== north ==
## top
module top #(
    parameter D_WIDTH = 16,
    parameter Q_BITS  = 13
)(
  input logic [D_WIDTH - 1 : 0] angle_in,
  input logic signed [D_WIDTH - 1 : 0] currA_in,
  input logic signed [D_WIDTH - 1 : 0] currB_in,
  input logic signed [D_WIDTH - 1 : 0] currC_in,
  input logic signed [D_WIDTH - 1 : 0] currT_in,
  input logic        [D_WIDTH - 1 : 0] periodTop,
  output logic pwmA_out,
  output logic pwmB_out,
  output logic pwmC_out,
  input logic signed [D_WIDTH - 1 : 0]  kpd, kpq,
  input logic signed [D_WIDTH - 1 : 0]  kid, kiq,
  input logic clear_pid,
  input  logic clk,
  input  logic rstb,
  input  logic valid,
  output logic ready
);
  reg [         15 : 0] angle_r;
  reg [D_WIDTH - 1 : 0] currA_r;
  reg [D_WIDTH - 1 : 0] currB_r;
  reg [D_WIDTH - 1 : 0] currC_r;
  reg [D_WIDTH - 1 : 0] currT_r;
  reg [         15 : 0] periodTop_r;
  reg [4:0]             state;
  reg  [D_WIDTH - 1 : 0] a_in_matmul;
  reg  [D_WIDTH - 1 : 0] b_in_matmul;
  reg  [1:0]             op_in_matmul;
  wire [D_WIDTH - 1 : 0] a_out_matmul;
  wire [D_WIDTH - 1 : 0] b_out_matmul;
  reg [D_WIDTH - 1 : 0] c_out_calc;
  reg [D_WIDTH - 1 : 0] park_d_r, park_q_r;
  reg [D_WIDTH - 1 : 0] va_r, vb_r;
  ...
Size: roughly 10000 cells after synthesis, roughly 850 flip-flops, about 170 I/O pins.
==> flow/config.mk <==
export PLATFORM = sky130hd
export DESIGN_NAME = top
export DESIGN_NICKNAME = top
export VERILOG_FILES = /design/flow/design.v
export SDC_FILE = /design/flow/constraint.sdc
export NUM_CORES = 4
export LEC_CHECK = 0
export CAP_MARGIN = 20
export CORE_MARGIN = 2
export CORE_UTILIZATION = 72
export CTS_CLUSTER_DIAMETER = 339
export CTS_CLUSTER_SIZE = 10
export HOLD_SLACK_MARGIN = 0.27
export PLACE_DENSITY = 0.37
export SETUP_SLACK_MARGIN = 1.19
export SLEW_MARGIN = 20
==> flow/constraint.sdc <==
create_clock -name core_clock -period 5.37 [get_ports {clk}]
set_input_delay 1.0740 -clock core_clock [delete_from_list [all_inputs] [get_ports {clk}]]
set_output_delay 1.0740 -clock core_clock [all_outputs]
set_load 0.01 [all_outputs]
run.sh (not shown) runs the stock make flow with config.mk's settings and CLKGATE_MAP_FILE=.
north finished all stages; layout check result: FAIL, due to setup timing.
## Diff of input files: south against north
Settings: removing SETUP_SLACK_MARGIN (formerly 1.19); changing CTS_CLUSTER_DIAMETER from 339 to 210; changing PLACE_DENSITY from 0.37 to 0.6; setting MAX_ROUTING_LAYER to met4 for the first time; removing HOLD_SLACK_MARGIN (formerly 0.27); removing CTS_CLUSTER_SIZE (formerly 10); setting ABC_AREA to 1 for the first time; changing the clock period (ns, I/O delays scaled along) from 5.37 to 6.76.
==> comparison <==
- Changes observed in south relative to north: number of placed instances, taps included went up 18%, number of nets in the final layout went up 1883.
- Final critical delay including setup and external delays: south and north compared, higher one is north
- south | status: complete | timing, DRC, antenna: pass
- Completing all stages was not enough for north: its layout failed the final checks because of setup timing.
#### Input delta (east over south)
Settings: CTS_CLUSTER_SIZE: unset -> 97; CTS_CLUSTER_DIAMETER: 210 -> 373; MAX_ROUTING_LAYER: met4 -> unset; SETUP_SLACK_MARGIN: unset -> 0.37; the clock period (ns, I/O delays scaled along): 6.76 -> 3.58.
[summary]
- Post-synthesis chip area from yosys came out exactly the same in south and east.
- Hold buffer count at cts ended up 1 higher on east than on south.
- The final weighted congestion of routability-driven global placement number comes out higher for east vs south.
- Compared with south, east degrades worst slack at placement.
- Chip footprint: east vs south identical
- east did not finish; a tool error ended it in 5_1_grt.
- Re synthesized area: no difference whatsoever between east and south.
diff inputs: east => west
Settings: SETUP_SLACK_MARGIN changed from 0.37 to 0.59; ABC_AREA removed (was 1); PLACE_DENSITY changed from 0.6 to 0.64; CTS_CLUSTER_DIAMETER removed (was 373); CTS_CLUSTER_SIZE removed (was 97); the clock period (ns, I/O delays scaled along) changed from 3.58 to 6.54.
--- outcome ---
In west the implementation completed, yet the final layout does not meet the checks, the culprit being setup timing.
west has starting density of the core above what east had.
Status: count of buffers inserted at the top-level ports parity (east, west)
[compare] base=east new=west: mux cell area share after synthesis +2.7 points; HPWL after detailed placement now sits lower; die area decreased 0.0090 sq mm; synthesized area went down by 0.0064 sq mm.
Summary of the comparison: instance count of the mapped netlist is lower in west, relative to east.
Looking only at AND-OR/OR-AND share of the synthesized area, and setting everything else aside, the lower value of east and west goes to east.
Sort east and west by total cells reported by yosys after synthesis, ascending, and west comes first.
The following lists how middle was set up differently from west:
Settings: PLACE_DENSITY changed from 0.64 to 0.6; SETUP_SLACK_MARGIN removed (was 0.59); CORE_UTILIZATION changed from 72 to 50; the clock period (ns, I/O delays scaled along) changed from 6.54 to 8.74.
==> results <==
Of west and middle, just one finished clean: middle.
Combinational share of power ended up 1.9 points lower on middle than on west.
Wire length of the first global-routing pass (middle / west): 0.941
middle packs its core looser than west.
Compared with west, in middle final area saw a decrease, global placement routability congestion saw a decrease, total number of tap cells saw an increase, global-route track usage on met2 saw a decrease, sequential power saw a decrease.
Lower final critical-path share of the clock period goes to middle over west.

========
top again, from the RTL that the note above started with.
clock: 6.54 ns
lec_check: 0
cap_margin: 5
core_margin: 2
core_utilization: 72
cts_cluster_diameter: 97
place_density: 0.64
setup_slack_margin: 1.61
slew_margin: 20
The starting point finished but failed the layout checks on setup timing.
==> next run, changes <==
CAP_MARGIN = 20   (was 5)
CORE_UTILIZATION = 24   (was 72)
CTS_CLUSTER_DIAMETER = not set   (was 97)
PLACE_DENSITY = 0.6   (was 0.64)
SETUP_SLACK_MARGIN = not set   (was 1.61)
clock period = 10.8 ns   (was 6.54 ns; I/O delays follow)
Now the flow passed the timing, design-rule and antenna checks.
Clock skew shrinks by 0.0063 ns.
Synthesized area does not change.
Routed wire length decreases by roughly a tenth.
Final area is lower by a few percent.
Worst setup slack is better by 2.9 ns.
==> next run, changes <==
CORE_UTILIZATION = 70   (was 24)
CTS_CLUSTER_DIAMETER = 28   (was not set)
MAX_ROUTING_LAYER = met4   (was not set)
SETUP_SLACK_MARGIN = 1.94   (was not set)
clock period = 7.44 ns   (was 10.8 ns; I/O delays follow)
After rerunning: The changed run passed the timing, design-rule and antenna checks; global-route usage came out higher by 27 points; die size drops by well over a third; clock skew grows by 0.051 ns; cell area rose by a few percent; sequential cell count is unchanged; final cell count fell by about a fifth.
==> next run, changes <==
CORE_UTILIZATION = 63   (was 70)
CTS_CLUSTER_DIAMETER = not set   (was 28)
CTS_CLUSTER_SIZE = 93   (was not set)
MAX_ROUTING_LAYER = not set   (was met4)
PLACE_DENSITY = 0.37   (was 0.6)
SETUP_SLACK_MARGIN = not set   (was 1.94)
clock period = 8.8 ns   (was 7.44 ns; I/O delays follow)
Outcome:
- The changed run ran to the end with no violations
- wire length drops by 6.4%
- fmax drops by 16%
- count of clock-buffer cells in the layout drops by 115
==> next run, changes <==
CORE_UTILIZATION = 68   (was 63)
CTS_CLUSTER_SIZE = not set   (was 93)
PLACE_DENSITY = 0.6   (was 0.37)
clock period = 7.11 ns   (was 8.8 ns; I/O delays follow)
- With this change the flow produced a layout that fails on setup timing
- hold slack hardly moves
- wire length increases by a few percent
- via count increases by a few percent
- power increases by a quarter to a third
Power is estimated from default activity; no workload was simulated.
